// DMAC
module DMAC #(
    parameter AXI_ID_WD   = 2,
    parameter AXI_DATA_WD = 32,
    parameter AXI_ADDR_WD = 32,
    parameter AXI_STRB_WD = 4
)(
    input                      AXI_ACLK,
    input                      AXI_ARESETN,    
    input                      cmd_valid,
    input  [AXI_ADDR_WD-1 : 0] cmd_addr,
    input  [AXI_ID_WD-1   : 0] cmd_id,
    input  [1 : 0]             cmd_burst,
    input  [2 : 0]             cmd_size,
    input  [AXI_ADDR_WD-1 : 0] cmd_len,
    output                     cmd_ready,
    output                     cmd_abort,
    output [AXI_ADDR_WD-1 : 0] AXI_AWADDR,
    output [AXI_ID_WD-1   : 0] AXI_AWID,
    output [1 : 0]             AXI_AWBURST,
    output [2 : 0]             AXI_AWSIZE,
    output [7 : 0]             AXI_AWLEN,
    output                     AXI_AWVALID,
    input                      AXI_AWREADY,
  ...
export LEC_CHECK = 0
export CAP_MARGIN = 20
export CORE_MARGIN = 2
export CORE_UTILIZATION = 72
export CTS_CLUSTER_SIZE = 26
export PLACE_DENSITY_LB_ADDON = 0.0
export SETUP_SLACK_MARGIN = 1.37
export SLEW_MARGIN = 20
export TNS_END_PERCENT = 40
create_clock -name core_clock -period 5.6 [get_ports {AXI_ACLK}]
run.sh (not shown) runs the stock make flow with config.mk's settings and CLKGATE_MAP_FILE=.
Next try:
Settings changed: CORE_UTILIZATION 72 to 68, CTS_CLUSTER_SIZE 26 to 37, PLACE_DENSITY_LB_ADDON 0.0 to not set, SETUP_SLACK_MARGIN 1.37 to not set, TNS_END_PERCENT 40 to not set.
Clock period 5.6 ns to 2.63 ns, I/O delays scaled along.
Result: The new run failed in 5_1_grt on DPL-0038. Synthesized cell count stays the same. Area after synthesis does not change. Die size came out higher by 5.7%.


DMAC again, from the RTL that the note above started with.
Settings: LEC_CHECK=0, ABC_AREA=1, CAP_MARGIN=20, CELL_PAD_IN_SITES_GLOBAL_PLACEMENT=2, CORE_MARGIN=2, CORE_UTILIZATION=40, MIN_ROUTING_LAYER=met2, SLEW_MARGIN=20; clock period 6.4 ns.
The starting point ran to the end with no violations.
Rerun with:
- ABC_AREA: 1 -> default
- CELL_PAD_IN_SITES_GLOBAL_PLACEMENT: 2 -> default
- CORE_UTILIZATION: 40 -> 14
- MIN_ROUTING_LAYER: met2 -> default
- clock period: 6.4 -> 9.12 ns (I/O delays scaled with it)
Outcome:
- The changed run finished with timing, DRC and antenna clean
- routed wire length is lower by about a fifth
- cell count is higher by a few percent
- synthesized cell count is lower by a quarter to a third
- total power is lower by well over a third
- area after synthesis is lower by roughly a tenth
- via count is lower by well over a third
- die size is higher to 2.5 times its value
- setup slack improves by 1.5 ns
- hold slack hardly moves
Rerun with:
- CELL_PAD_IN_SITES_GLOBAL_PLACEMENT: default -> 2
- CORE_UTILIZATION: 14 -> 40
- clock period: 9.12 -> 6.64 ns (I/O delays scaled with it)
- synthesized area is unchanged
- setup slack degrades by 1.9 ns
- clock-buffer cell count came out higher by 4


Starting RTL as in the previous note.
clock: 6.79 ns
lec_check: 0
abc_area: 1
cap_margin: 20
cell_pad_in_sites_detail_placement: 0
cell_pad_in_sites_global_placement: 1
core_margin: 3
core_utilization: 32
max_routing_layer: met4
min_routing_layer: met2
slew_margin: 5
The baseline finished with timing, DRC and antenna clean.
Edit:
Settings changed: ABC_AREA 1 to unset, CELL_PAD_IN_SITES_DETAIL_PLACEMENT 0 to unset, CELL_PAD_IN_SITES_GLOBAL_PLACEMENT 1 to unset, CORE_MARGIN 3 to 2, CORE_UTILIZATION 32 to 63, CTS_CLUSTER_SIZE set to 93, MAX_ROUTING_LAYER met4 to unset, MIN_ROUTING_LAYER met2 to unset, SLEW_MARGIN 5 to 20.
Clock period 6.79 ns to 5.63 ns, I/O delays scaled along.
Result: The new run ran to the end with no violations. Power came out higher by about 5.6%. Synthesized cell count came out lower by about 30%. Global-route usage came out lower by 4.1 points. Sequential power came out higher by about 18%. Core utilization came out higher by 37 points.
Edit:
Settings changed: CORE_UTILIZATION 63 to 72, CTS_CLUSTER_SIZE 93 to unset.
Clock period 5.63 ns to 4.73 ns, I/O delays scaled along.
Result:
- worst setup slack degrades by 0.95 ns
- flip-flop count is unchanged
- final area went down by 0.37%
- power went up by 19%
- clock-buffer cell count is unchanged
- final cell count went down by 1.9%
- via count went up by 4.3%
- register-to-register slack degrades by 0.96 ns
- global-route usage went up by 6.8 points
- clock power went up by 16%
Edit:
Settings changed: CORE_UTILIZATION 72 to 70, CTS_CLUSTER_SIZE set to 37.
Clock period 4.73 ns to 3.35 ns, I/O delays scaled along.
=> The new run finished with setup timing left; maximum frequency rises by about a fifth; routed wire length climbs by roughly a tenth; combinational power grows by well over a third; flip-flop count stays the same.
Edit:
Settings changed: CORE_UTILIZATION 70 to 59, CTS_CLUSTER_SIZE 37 to unset.
Clock period 3.35 ns to 4.51 ns, I/O delays scaled along.
After rerunning: The new run finished with timing, DRC and antenna clean. Cell area drops by a few percent. Synthesized cell count stays the same. Worst setup slack improves by 0.69 ns. Sequential cell count does not change. Clock power drops by a quarter to a third. Synthesized area is unchanged. Via count drops by roughly a tenth. Core utilization drops by 19 points.


## P
Starting RTL as in the previous note.
Settings: LEC_CHECK=0, ABC_AREA=1, CAP_MARGIN=0, CELL_PAD_IN_SITES_GLOBAL_PLACEMENT=1, CORE_MARGIN=2, CORE_UTILIZATION=72, CTS_CLUSTER_DIAMETER=381, CTS_CLUSTER_SIZE=77, HOLD_SLACK_MARGIN=0.3, MAX_ROUTING_LAYER=met5, MIN_ROUTING_LAYER=met1, PLACE_DENSITY_LB_ADDON=0.0, SETUP_SLACK_MARGIN=0.48, SLEW_MARGIN=20, TNS_END_PERCENT=80; clock period 1.64 ns.
P did not finish; a tool error ended it in global placement without I/O.
Changes in Q relative to P:
==> flow/config.mk <==
export PLATFORM = sky130hd
export DESIGN_NAME = DMAC
export DESIGN_NICKNAME = DMAC
export VERILOG_FILES = /design/flow/design.v
export SDC_FILE = /design/flow/constraint.sdc
export NUM_CORES = 4
export LEC_CHECK = 0
export ABC_AREA = 1
export CAP_MARGIN = 40
export CORE_MARGIN = 2
export CORE_UTILIZATION = 70
export CTS_CLUSTER_DIAMETER = 30
export CTS_CLUSTER_SIZE = 58
export HOLD_SLACK_MARGIN = 0.3
export MAX_ROUTING_LAYER = met5
export MIN_ROUTING_LAYER = met1
export PLACE_DENSITY_LB_ADDON = 0.28
export SETUP_SLACK_MARGIN = -0.14
export SLEW_MARGIN = 20
export TNS_END_PERCENT = 80
==> flow/constraint.sdc <==
create_clock -name core_clock -period 2.85 [get_ports {AXI_ACLK}]
set_input_delay 0.5700 -clock core_clock [delete_from_list [all_inputs] [get_ports {AXI_ACLK}]]
set_output_delay 0.5700 -clock core_clock [all_outputs]
set_load 0.01 [all_outputs]
Findings:
Q never completed, since it errored out during global routing. Standard cell core area up 3.3% in Q wrt P. Lower overall die width among P and Q: P. Comparing P against Q, there is no change at all in count of unique library cells instantiated by Yosys. In the tables for P and Q, floorplan core density reads higher with P. Floorplan check, Q vs P: die outline larger in Q.
What R does differently from Q at the input level:
==> flow/config.mk <==
export PLATFORM = sky130hd
export DESIGN_NAME = DMAC
export DESIGN_NICKNAME = DMAC
export VERILOG_FILES = /design/flow/design.v
export SDC_FILE = /design/flow/constraint.sdc
export NUM_CORES = 4
export LEC_CHECK = 0
export CAP_MARGIN = 20
export CORE_MARGIN = 2
export CORE_UTILIZATION = 65
export SLEW_MARGIN = 20
==> flow/constraint.sdc <==
create_clock -name core_clock -period 3.47 [get_ports {AXI_ACLK}]
set_input_delay 0.6940 -clock core_clock [delete_from_list [all_inputs] [get_ports {AXI_ACLK}]]
set_output_delay 0.6940 -clock core_clock [all_outputs]
set_load 0.01 [all_outputs]
==> comparison <==
Although R finished all stages, its layout failed final checks on setup timing.
Between Q and R, the post-place instance area is higher for Q.
Q fits on a die that is larger than the die of R.
Compared with Q, die extent in y in R decreased slightly.
The post-synth design cell area of R falls short of that of Q by 10%.
R ended up with a lower H-tree depth than Q did.
Re number of hold buffers added after cts: no difference whatsoever between R and Q.
Edits applied to the flow inputs when going from R to S:
diff --git a/flow/config.mk b/flow/config.mk
--- a/flow/config.mk
+++ b/flow/config.mk
@@ -9,3 +9,3 @@
 export CORE_MARGIN = 2
-export CORE_UTILIZATION = 65
+export CORE_UTILIZATION = 40
 export SLEW_MARGIN = 20
==> flow/constraint.sdc <==
create_clock -name core_clock -period 3.97 [get_ports {AXI_ACLK}]
set_input_delay 0.7940 -clock core_clock [delete_from_list [all_inputs] [get_ports {AXI_ACLK}]]
set_output_delay 0.7940 -clock core_clock [all_outputs]
set_load 0.01 [all_outputs]
Every stage of the flow completed for S, and the final layout passed the timing, DRC and antenna checks.
Compare R and S | wire length lower: R
R ended up with sky130_fd_sc_hd__or4b_4 as its highest-delay cell along the critical path; S ended up with sky130_fd_sc_hd__dfxtp_1.
In S, the initial antenna violation count came out 1 below the value in R.
S vs. R: cell area went down by 250 um2; clock latency of the later-clocked register in the worst-skew pair went up by 0.04 ns.
Power is estimated from default activity; no workload was simulated.
